==> flow/design.v (excerpt) <==
module sdram_controller (
        input   clk,
        input   rst,
        output  sdram_cle,
        output  sdram_cs,
        output  sdram_cas,
        output  sdram_ras,
        output  sdram_we,
        output  sdram_dqm,
        output  [1:0]  sdram_ba,
        output  [12:0] sdram_a,
        input   [31:0] sdram_dqi,
        output  [31:0] sdram_dqo,
        input   [22:0] user_addr,    
        input   rw,                  
        input   [31:0] data_in,      
        output  [31:0] data_out,     
        output  busy,                
        input   in_valid,            
        output  out_valid            
    );
    localparam tCASL            = 13'd2;        
    localparam tPRE             = 13'd2;        
    localparam tACT             = 13'd2;        
    localparam tREF             = 13'd6;        
    localparam tRef_Counter     = 10'd750;     
    wire [22:0] addr;
    wire [12:0] Mapped_RA;
    wire [1:0]  Mapped_BA;
    wire [7:0]  Mapped_CA;
    reg        req_rw_q;
    reg [22:0] req_addr_q;
    reg [31:0] req_data_q;
    reg        start_q;
    wire        eff_rw   = start_q ? req_rw_q   : rw;
    wire [22:0] eff_addr = start_q ? req_addr_q : user_addr;
    wire [31:0] eff_data = start_q ? req_data_q : data_in;
    assign Mapped_RA = {eff_addr[22:10]};
    assign Mapped_BA = {eff_addr[9:8]};
    assign Mapped_CA = {eff_addr[7:0]};
    assign addr = {Mapped_RA, Mapped_BA, Mapped_CA};
    wire[22:0]next_input_addr;
    wire[22:0]next_addr;
    wire [12:0] next_Mapped_RA;
    wire [1:0]  next_Mapped_BA;
  ...
clock: 4.2 ns
lec_check: 0
cap_margin: 20
cell_pad_in_sites_detail_placement: 2
core_margin: 2
core_utilization: 40
cts_cluster_size: 20
slew_margin: 20
run.sh (not shown) runs the stock make flow with config.mk's settings and CLKGATE_MAP_FILE=.
The baseline produced a layout that fails on setup timing.
Change:
--- a/flow/config.mk
+++ b/flow/config.mk
@@ -8,6 +8,5 @@
 export CAP_MARGIN = 20
-export CELL_PAD_IN_SITES_DETAIL_PLACEMENT = 2
 export CORE_MARGIN = 2
-export CORE_UTILIZATION = 40
-export CTS_CLUSTER_SIZE = 20
+export CORE_UTILIZATION = 68
+export CTS_CLUSTER_SIZE = 37
 export SLEW_MARGIN = 20
==> flow/constraint.sdc (replaced) <==
create_clock -name core_clock -period 3.23 [get_ports {clk}]
set_input_delay 0.6460 -clock core_clock [delete_from_list [all_inputs] [get_ports {clk}]]
set_output_delay 0.6460 -clock core_clock [all_outputs]
set_load 0.01 [all_outputs]
=> The changed run finished with setup timing left. Synthesized cell count is unchanged. Wire length drops by 39%. Maximum frequency climbs by 16%. Worst setup slack got worse by 0.33 ns. Clock skew drops by 0.0073 ns. Power climbs by 17%. First-iteration DRC count drops by 9.0%. Synthesized area is unchanged. Die size drops by 41%. Sequential share of layout area drops by 1.1 points.


## quartz
sdram_controller again, from the RTL that the note above started with.
==> flow/design.v (excerpt) <==
module sdram_controller (
        input   clk,
        input   rst,
        output  sdram_cle,
        output  sdram_cs,
        output  sdram_cas,
        output  sdram_ras,
        output  sdram_we,
        output  sdram_dqm,
        output  [1:0]  sdram_ba,
        output  [12:0] sdram_a,
        input   [31:0] sdram_dqi,
        output  [31:0] sdram_dqo,
        input   [22:0] user_addr,    
        input   rw,                  
        input   [31:0] data_in,      
        output  [31:0] data_out,     
        output  busy,                
        input   in_valid,            
        output  out_valid            
    );
clock: 3.42 ns
lec_check: 0
cap_margin: 20
core_margin: 2
core_utilization: 72
cts_cluster_size: 37
place_density_lb_addon: 0.26
slew_margin: 35
5_1_grt: quartz exited with error
Changes in tundra relative to quartz:
-- flow/config.mk --
<<< quartz, line 10
export CORE_UTILIZATION = 72
export CTS_CLUSTER_SIZE = 37
export PLACE_DENSITY_LB_ADDON = 0.26
export SLEW_MARGIN = 35
>>> tundra, line 10
export CORE_UTILIZATION = 40
export SETUP_SLACK_MARGIN = 1.06
export SLEW_MARGIN = 20
==> flow/constraint.sdc <==
create_clock -name core_clock -period 4.17 [get_ports {clk}]
set_input_delay 0.8340 -clock core_clock [delete_from_list [all_inputs] [get_ports {clk}]]
set_output_delay 0.8340 -clock core_clock [all_outputs]
set_load 0.01 [all_outputs]
==> results <==
Post-synthesis simple-gate area fraction came out exactly the same in quartz and tundra.
Comparing tundra against quartz, there is no change at all in post-synthesis register bit count.
The flow did not stop early for tundra: all stages ran, and the layout cleared the timing, DRC and antenna checks.
On area of the synthesized netlist per yosys stat, quartz and tundra are neck and neck.
Here is what was changed in the inputs of nickel compared with tundra.
-- flow/config.mk --
<<< tundra, line 10
export CORE_UTILIZATION = 40
export SETUP_SLACK_MARGIN = 1.06
>>> nickel, line 10
export CORE_UTILIZATION = 32
==> flow/constraint.sdc <==
create_clock -name core_clock -period 4.79 [get_ports {clk}]
set_input_delay 0.9580 -clock core_clock [delete_from_list [all_inputs] [get_ports {clk}]]
set_output_delay 0.9580 -clock core_clock [all_outputs]
set_load 0.01 [all_outputs]
nickel ends up with lower clock skew than tundra does. The run showing the smaller clock-buffer cell count is nickel. Instance count along the most critical hold path: nickel higher than tundra. In nickel, area of the placeable core is higher than in tundra. nickel has less setup slack than tundra. Cell area: nickel vs tundra down about 6%.
The inputs of violet differ from those of nickel as listed below.
-- flow/config.mk --
<<< nickel, line 10
export CORE_UTILIZATION = 32
>>> violet, line 10
export CORE_UTILIZATION = 59
==> flow/constraint.sdc <==
create_clock -name core_clock -period 2.32 [get_ports {clk}]
set_input_delay 0.4640 -clock core_clock [delete_from_list [all_inputs] [get_ports {clk}]]
set_output_delay 0.4640 -clock core_clock [all_outputs]
set_load 0.01 [all_outputs]
--- outcome ---
violet vs. nickel: delay of the slowest critical-path stage decreased 0.03 ns; number of endpoints failing setup at the final stage increased 138; non-clock buffer total of the final layout increased about 100%. Wire length reported by the detailed router: lower on nickel. nickel -> violet: post-detailed-route DRC marker count delta 0, exact match. In the metrics for violet and nickel, the one carrying the lower largest driver fanout on the critical path is violet. The setup slack of violet is smaller than that of nickel. nickel | status: complete | timing, DRC, antenna: pass. Finished, but not clean: violet, with setup timing. [compare] base=nickel new=violet: sequential share of layout area went down 4.0 points, number of global-route vias before repair went up about 8%, initial antenna violation count went down 3, final instance area went up 10%.
## Diff of input files: onyx against violet
-- flow/config.mk --
<<< violet, line 10
export CORE_UTILIZATION = 59
>>> onyx, line 10
export CORE_UTILIZATION = 40
==> flow/constraint.sdc <==
create_clock -name core_clock -period 4.17 [get_ports {clk}]
set_input_delay 0.8340 -clock core_clock [delete_from_list [all_inputs] [get_ports {clk}]]
set_output_delay 0.8340 -clock core_clock [all_outputs]
set_load 0.01 [all_outputs]
==> results <==
- Nothing crashed in violet and all stages finished; the problem is that the final layout failed, the offending checks being setup timing.
- onyx: PASS, flow complete, no timing, DRC or antenna violations
- Count of clock-buffer cells in the layout: onyx and violet compared, lower one is violet
- The setup slack of the critical path after layout in onyx sits 1.74 ns above the value recorded for violet.
- Summary — post-layout minimum cycle time, onyx relative to violet: higher, by 0.11 ns.
- On part of the power in the clock network, the lower figure sits with violet, not onyx.
- onyx vs violet, area of the die went up by 16000 um2.
- Taking violet as the reference, in onyx clock power now smaller, number of gates given a new drive strength after cts now smaller, count of standard-cell rows now larger, routed wire length now smaller.
- Delta (onyx minus violet): logic gate fraction of the total cell area went up by 1.2 points, layout overhead on the synthesized area went down by 11 points.
Modified inputs, raven compared to onyx
-- flow/config.mk --
<<< onyx, line 8
>>> raven, line 8
export ABC_AREA = 1
<<< onyx, line 10
export CORE_UTILIZATION = 40
>>> raven, line 11
export CORE_UTILIZATION = 72
export PLACE_DENSITY_LB_ADDON = 0.2
export SETUP_SLACK_MARGIN = 0.22
==> flow/constraint.sdc <==
create_clock -name core_clock -period 2.09 [get_ports {clk}]
set_input_delay 0.4180 -clock core_clock [delete_from_list [all_inputs] [get_ports {clk}]]
set_output_delay 0.4180 -clock core_clock [all_outputs]
set_load 0.01 [all_outputs]
==> comparison <==
Of onyx and raven, only onyx finishes the flow clean. Cmp onyx and raven / gate count after technology mapping / lower: onyx. Summary of the comparison: simple logic cell fraction of the synthesized area is higher in raven, relative to onyx. Changes observed in raven relative to onyx: number of placed cells counting well taps now larger; vertical die dimension now smaller; worst setup slack after placement now smaller. Changes observed in raven relative to onyx: area fraction in compound gates after synthesis went up 4.2 points; placer's final routability congestion estimate grew by about 30%; post-synth design cell area up 810 um2.


## v21
sdram_controller again, from the RTL that the note above started with.
## sdram_controller
module sdram_controller (
        input   clk,
        input   rst,
        output  sdram_cle,
        output  sdram_cs,
        output  sdram_cas,
        output  sdram_ras,
        output  sdram_we,
        output  sdram_dqm,
        output  [1:0]  sdram_ba,
        output  [12:0] sdram_a,
        input   [31:0] sdram_dqi,
        output  [31:0] sdram_dqo,
        input   [22:0] user_addr,    
        input   rw,                  
        input   [31:0] data_in,      
        output  [31:0] data_out,     
        output  busy,                
        input   in_valid,            
        output  out_valid            
    );
clock: 4.3 ns
lec_check: 0
abc_area: 1
cap_margin: 30
cell_pad_in_sites_detail_placement: 2
cell_pad_in_sites_global_placement: 2
core_margin: 2
core_utilization: 70
cts_cluster_diameter: 252
cts_cluster_size: 95
gpl_routability_driven: 1
gpl_timing_driven: 1
max_routing_layer: met5
min_routing_layer: met2
place_density_lb_addon: 0.27
slew_margin: 0
Stage in which a tool error killed v21: 3_1_place_gp_skip_io.
Input changes introduced in v27 (baseline for comparison: v21):
Settings: a deleted GPL_ROUTABILITY_DRIVEN that had been 1; a change of CORE_UTILIZATION from 70 to 57; a deleted CELL_PAD_IN_SITES_DETAIL_PLACEMENT that had been 2; a change of SLEW_MARGIN from 0 to 25; a change of CTS_CLUSTER_SIZE from 95 to 14; a deleted MIN_ROUTING_LAYER that had been met2; a change of CAP_MARGIN from 30 to 20; a deleted CTS_CLUSTER_DIAMETER that had been 252; a deleted CELL_PAD_IN_SITES_GLOBAL_PLACEMENT that had been 2; a change of the clock period (ns, I/O delays scaled along) from 4.3 to 2.33.
==> results <==
From the logs: v27 reached the end of the flow and failed the layout checks with setup timing.
As far as per-instance average area after synthesis goes, v27 and v21 are indistinguishable; the numbers are identical.
v21 → v27: total of flip-flops plus latches after synthesis stayed essentially flat, floorplan core density -13 points, synthesized cell count level, die height +18 µm, chip area from the yosys synthesis statistics level.
Taking v21 as the reference, in v27 number of standard-cell rows in the floorplan shows an increase of 7; total die size shows an increase of about 22%; synthesized area shows no meaningful change; die span in x shows an increase of about 10%.
Input changes introduced in v8 (baseline for comparison: v27):
Settings: ABC_AREA no longer set, was 1; MAX_ROUTING_LAYER no longer set, was met5; SLEW_MARGIN now 20, was 25; CTS_CLUSTER_SIZE no longer set, was 14; PLACE_DENSITY_LB_ADDON no longer set, was 0.27; CORE_UTILIZATION now 40, was 57; GPL_TIMING_DRIVEN no longer set, was 1; the clock period (ns, I/O delays scaled along) now 4.2, was 2.33.
Findings:
- v8 completed every stage of the flow, and the final layout passed the timing, DRC and antenna checks.
- Total length of routed wires delta (v8 − v27): favourable
- Going from v27 to v8, gate count of the mapped netlist now smaller, sequential share of layout area now larger.
- v27 → v8: die boundary width has increased, instance count along the most critical hold path has increased, critical path depth has decreased.
Changes in v42 relative to v8:
Settings: GPL_TIMING_DRIVEN now 0, previously not set; HOLD_SLACK_MARGIN now -0.03, previously not set; SETUP_SLACK_MARGIN now 0.45, previously not set; PLACE_DENSITY now 0.89, previously not set; CTS_CLUSTER_DIAMETER now 191, previously not set.
The flow completed for v42, but it is not clean: the layout still shows setup timing.
[v42] number of cells traversed by the worst register-to-register path rose 9 relative to v8
| switching power as a share of total power | v42 vs v8 | 0.80 points higher |
Total track usage: v42 > v8
met4 as the top routing layer in use was reported by v42, and met5 by v8.
v42: clock network area share lower than v8
In the metrics for v42 and v8, the one carrying the higher worst setup slack is v8.
Compared with v8, via count in v42 increased by more than 10%.
The type of the worst setup path comes out reg2reg in one run and in2reg in the other, namely in v42 and v8 respectively.
Of v42 and v8, the lower sequential share of layout area belongs to v42.
Inputs modified between v42 and v53:
Settings: clearing GPL_TIMING_DRIVEN, which used to be 0; clearing CTS_CLUSTER_DIAMETER, which used to be 191; clearing HOLD_SLACK_MARGIN, which used to be -0.03; putting CTS_CLUSTER_SIZE at 15 where nothing was set; swapping 40 for 70 in CORE_UTILIZATION; clearing PLACE_DENSITY, which used to be 0.89; swapping 0.45 for 0.67 in SETUP_SLACK_MARGIN; swapping 4.2 for 2.32 in the clock period (ns, I/O delays scaled along).
Findings:
No final results exist for v53, since it was stopped by error GRT-0232 during 5_1_grt. From v42 to v53 the numbers moved as follows: final weighted congestion of routability-driven global placement shrank by 4.0%; clock buffer count from CTS shows a reduction of 2.4%; number of rows created at floorplan fell by 19.


sdram_controller again, from the RTL that the note above started with.
clock: 1.79 ns
lec_check: 0
abc_area: 1
cap_margin: 20
core_margin: 2
core_utilization: 72
cts_cluster_size: 49
gpl_timing_driven: 1
max_routing_layer: met5
place_density_lb_addon: 0.0
setup_slack_margin: 0.2
slew_margin: 25
tns_end_percent: 5
The starting point ended with an error in clock tree synthesis with DPL-0038.
==> next run, changes <==
- ABC_AREA: 1 -> default
- CORE_UTILIZATION: 72 -> 60
- CTS_CLUSTER_SIZE: 49 -> default
- GPL_TIMING_DRIVEN: 1 -> default
- MAX_ROUTING_LAYER: met5 -> default
- PLACE_DENSITY_LB_ADDON: 0.0 -> default
- SETUP_SLACK_MARGIN: 0.2 -> default
- SLEW_MARGIN: 25 -> 20
- TNS_END_PERCENT: 5 -> default
- clock period: 1.79 -> 2.32 ns (I/O delays scaled with it)
Outcome: The new run produced a layout that fails on setup timing. Synthesized area drops by 4.0%. Die area climbs by 15%. Synthesized cell count drops by 30%.
==> next run, changes <==
- ABC_AREA: default -> 1
- CORE_UTILIZATION: 60 -> 72
- CTS_CLUSTER_DIAMETER: default -> 191
- CTS_CLUSTER_SIZE: default -> 71
- PLACE_DENSITY_LB_ADDON: default -> 0.2
- SETUP_SLACK_MARGIN: default -> 0.22
- clock period: 2.32 -> 2.05 ns (I/O delays scaled with it)
=>
- With this change the flow aborted during global routing
- synthesized cell count grows by 42%
- die size shrinks by 13%
- synthesized area grows by 4.1%
==> next run, changes <==
- ABC_AREA: 1 -> default
- CORE_UTILIZATION: 72 -> 40
- CTS_CLUSTER_SIZE: 71 -> default
- HOLD_SLACK_MARGIN: default -> -0.03
- PLACE_DENSITY_LB_ADDON: 0.2 -> 0.08
- SETUP_SLACK_MARGIN: 0.22 -> default
- clock period: 2.05 -> 4.2 ns (I/O delays scaled with it)
=> Now the flow went through all stages and came out clean. Die size went up by 71%. Synthesized area went down by 4.0%. Synthesized cell count went down by 30%.


sdram_controller again, from the RTL that the note above started with.
// sdram_controller
module sdram_controller (
        input   clk,
        input   rst,
        output  sdram_cle,
        output  sdram_cs,
        output  sdram_cas,
        output  sdram_ras,
        output  sdram_we,
        output  sdram_dqm,
        output  [1:0]  sdram_ba,
        output  [12:0] sdram_a,
        input   [31:0] sdram_dqi,
        output  [31:0] sdram_dqo,
        input   [22:0] user_addr,    
        input   rw,                  
        input   [31:0] data_in,      
        output  [31:0] data_out,     
        output  busy,                
        input   in_valid,            
        output  out_valid            
    );
Settings: LEC_CHECK=0, ABC_AREA=1, CAP_MARGIN=20, CORE_MARGIN=2, CORE_UTILIZATION=18, CTS_CLUSTER_DIAMETER=252, CTS_CLUSTER_SIZE=14, GPL_TIMING_DRIVEN=1, MAX_ROUTING_LAYER=met5, PLACE_DENSITY_LB_ADDON=0.27, SLEW_MARGIN=0; clock period 2.99 ns.
The first run finished but failed the layout checks on setup timing.
Change:
Settings changed: CORE_UTILIZATION 18 to 72, CTS_CLUSTER_DIAMETER 252 to not set, CTS_CLUSTER_SIZE 14 to 49, PLACE_DENSITY_LB_ADDON 0.27 to 0.0, SETUP_SLACK_MARGIN set to 0.58, SLEW_MARGIN 0 to 25.
Clock period 2.99 ns to 2.04 ns, I/O delays scaled along.
Outcome:
- The new run aborted during 4_1_cts
- die area drops by 74%
- synthesized area stays the same
- synthesized cell count does not change
Change:
Settings changed: CORE_UTILIZATION 72 to 70, CTS_CLUSTER_SIZE 49 to 14, HOLD_SLACK_MARGIN set to 0.27, PLACE_DENSITY_LB_ADDON 0.0 to 0.27, SETUP_SLACK_MARGIN 0.58 to 0.81.
Clock period 2.04 ns to 2.95 ns, I/O delays scaled along.
The new run never finished: it broke off in 5_1_grt on ODB-0269.
Area after synthesis does not change.
Synthesized cell count is unchanged.
Die size rises by about 2.8%.
Change:
Settings changed: CORE_UTILIZATION 70 to 57, HOLD_SLACK_MARGIN 0.27 to not set, SETUP_SLACK_MARGIN 0.81 to not set.
Clock period 2.95 ns to 2.32 ns, I/O delays scaled along.
After rerunning:
- With this change the flow completed, yet does not pass: setup timing
- die area climbs by 22%
- synthesized cell count is unchanged
- area after synthesis does not change
Power figures rest on the tool's default switching activity, not on a simulated workload.
